Setup of tundra:
## alu_top
module alu_top (
    input             clk,
    input      [31:0] A,
    input      [31:0] B,
    input      [3:0]  ALU_Sel,
    output reg [31:0] ALU_Out,
    output reg        Carryout,
    output reg        Overflow
);
reg [31:0] a_q, b_q;
reg [3:0]  sel_q;
wire [31:0] out_d;
wire        carry_d, ovf_d;
ALU u_alu (
    .A(a_q), .B(b_q), .ALU_Sel(sel_q),
    .ALU_Out(out_d), .Carryout(carry_d), .Overflow(ovf_d)
);
always @(posedge clk) begin
    a_q      <= A;
    b_q      <= B;
    sel_q    <= ALU_Sel;
    ALU_Out  <= out_d;
    Carryout <= carry_d;
    Overflow <= ovf_d;
end
endmodule
clock: 10.2 ns
lec_check: 0
cap_margin: 15
cell_pad_in_sites_detail_placement: 2
core_aspect_ratio: 1.03
core_margin: 2
core_utilization: 55
gpl_routability_driven: 0
gpl_timing_driven: 0
max_routing_layer: met5
min_routing_layer: met1
place_density: 0.55
setup_slack_margin: 1.31
slew_margin: 15
tns_end_percent: 50
run.sh (not shown) runs the stock make flow with config.mk's settings and CLKGATE_MAP_FILE=.
tundra did not finish; a tool error ended it in detailed placement.
> inputs changed (tundra -> yarrow)
--- a/flow/config.mk
+++ b/flow/config.mk
@@ -9 +8,0 @@
-export CELL_PAD_IN_SITES_DETAIL_PLACEMENT = 2
@@ -14,2 +12,0 @@
-export GPL_TIMING_DRIVEN = 0
-export MAX_ROUTING_LAYER = met5
@@ -17,4 +14,3 @@
-export PLACE_DENSITY = 0.55
-export SETUP_SLACK_MARGIN = 1.31
-export SLEW_MARGIN = 15
-export TNS_END_PERCENT = 50
+export PLACE_DENSITY = 0.6
+export SLEW_MARGIN = 20
+export TNS_END_PERCENT = 15
yarrow was carried through to the last stage, and its layout satisfied the timing, design-rule and antenna checks.
Delta (yarrow minus tundra): synthesized netlist cell count ~0 delta; core region area saw little to no change; effective utilization at floorplan closely matched the old numbers; share of synthesized area spent on multiplexers level.
Fraction of the mapped netlist area in simple logic gates: yarrow vs tundra identical
Die size: yarrow vs tundra identical
The inputs of harbor differ from those of yarrow as listed below.
--- a/flow/config.mk
+++ b/flow/config.mk
@@ -8,0 +9 @@
+export CELL_PAD_IN_SITES_DETAIL_PLACEMENT = 2
@@ -11,2 +12,5 @@
-export CORE_UTILIZATION = 55
-export GPL_ROUTABILITY_DRIVEN = 0
+export CORE_UTILIZATION = 33
+export GPL_ROUTABILITY_DRIVEN = 1
+export GPL_TIMING_DRIVEN = 1
+export HOLD_SLACK_MARGIN = 0.01
+export MAX_ROUTING_LAYER = met5
@@ -14 +18,2 @@
-export PLACE_DENSITY = 0.6
+export PLACE_DENSITY = 0.55
+export SETUP_SLACK_MARGIN = 1.31
@@ -16 +21 @@
-export TNS_END_PERCENT = 15
+export TNS_END_PERCENT = 50
==> results <==
The synthesis-to-finish area growth in harbor sits 2.1 points above the value recorded for yarrow.
In harbor, the placement-stage cell area came out 740 um^2 above the value in yarrow.
Cell area (harbor over yarrow): increase, about 2%
There was hardly any difference in clock distribution area overhead in the final layout between harbor and yarrow.
Wire length per cell after detailed routing in harbor vs yarrow: up 24%
Overall via count from detail_route of harbor exceeds that of yarrow by a few percent.
Note that the largest net degree at the start of global routing recorded for yarrow amounts to 0.947 times the value seen in harbor.
--- input diff harbor..ember ---
--- a/flow/config.mk
+++ b/flow/config.mk
@@ -12,5 +12,2 @@
-export CORE_UTILIZATION = 33
-export GPL_ROUTABILITY_DRIVEN = 1
-export GPL_TIMING_DRIVEN = 1
-export HOLD_SLACK_MARGIN = 0.01
-export MAX_ROUTING_LAYER = met5
+export CORE_UTILIZATION = 55
+export GPL_ROUTABILITY_DRIVEN = 0
@@ -18,2 +15 @@
-export PLACE_DENSITY = 0.55
-export SETUP_SLACK_MARGIN = 1.31
+export PLACE_DENSITY_LB_ADDON = 0.2
The flow ended early for ember: it failed with a tool error in detailed placement. From harbor to ember, number of unique standard cell types used by synthesis did not move at all. Per the comparison of ember with harbor, post-synthesis chip area from yosys flat; synthesized cell count flat.

Starting RTL as in the previous note.
make LEC_CHECK=0 ABC_AREA=1 CAP_MARGIN=40 CORE_ASPECT_RATIO=1.03 CORE_MARGIN=2 CORE_UTILIZATION=72 CTS_CLUSTER_DIAMETER=357 CTS_CLUSTER_SIZE=50 GPL_ROUTABILITY_DRIVEN=1 HOLD_SLACK_MARGIN=0.29 MIN_ROUTING_LAYER=met1 PLACE_DENSITY=0.37 SETUP_SLACK_MARGIN=0.96 SLEW_MARGIN=20 TNS_END_PERCENT=15 finish   # period 3.36 ns
The starting point aborted during global routing.
Edit:
Settings changed: ABC_AREA 1 to unset, CAP_MARGIN 40 to 15, CTS_CLUSTER_DIAMETER 357 to unset, CTS_CLUSTER_SIZE 50 to 76, HOLD_SLACK_MARGIN 0.29 to -0.04, PLACE_DENSITY 0.37 to 0.35, SETUP_SLACK_MARGIN 0.96 to unset, TNS_END_PERCENT 15 to 75.
Clock period 3.36 ns to 6.67 ns, I/O delays scaled along.
=>
- This time the run produced a layout that fails on negative setup slack
- die area fell by a little under a tenth
- synthesized area decreases by a little under a tenth
- synthesized cell count is lower by a quarter to a third
Edit:
Settings changed: CAP_MARGIN 15 to 20, CORE_ASPECT_RATIO 1.03 to unset, CORE_UTILIZATION 72 to 33, CTS_CLUSTER_SIZE 76 to unset, GPL_ROUTABILITY_DRIVEN 1 to unset, HOLD_SLACK_MARGIN -0.04 to unset, MIN_ROUTING_LAYER met1 to unset, PLACE_DENSITY 0.35 to unset, TNS_END_PERCENT 75 to unset.
Clock period 6.67 ns to 8.62 ns, I/O delays scaled along.
What happened:
- The new run ran to the end with no violations
- worst hold slack is worse by 0.0097 ns
- non-clock buffer count went down by 412
- core utilization went down by 52 points
- clock-buffer cell count does not change
- die area went up by 120%
- via count went down by 13%
- critical path depth went down by 8
- area after synthesis is unchanged
Edit:
Settings changed: CORE_UTILIZATION 33 to 66, HOLD_SLACK_MARGIN set to -0.09, SETUP_SLACK_MARGIN set to -0.63.
Clock period 8.62 ns to 8.48 ns, I/O delays scaled along.
Final area goes down slightly.
Final cell count is lower by roughly a tenth.
Setup slack gets worse by 0.020 ns.
Global-route usage goes up by 19 points.
First-iteration DRC count goes up slightly.
Edit:
Settings changed: ABC_AREA set to 1, CORE_ASPECT_RATIO set to 0.92, CORE_UTILIZATION 66 to 52, HOLD_SLACK_MARGIN -0.09 to unset, SETUP_SLACK_MARGIN -0.63 to 1.23.
Clock period 8.48 ns to 8.2 ns, I/O delays scaled along.
Effect: Worst setup slack gets better by 1.1 ns; count of clock-buffer cells in the layout stays the same; cell area rises by roughly a tenth; final cell count rises by well over a third; sequential share of layout area falls by 0.18 points; via count rises by about a fifth; critical path depth rises by 1; global-route usage falls by 3.0 points.
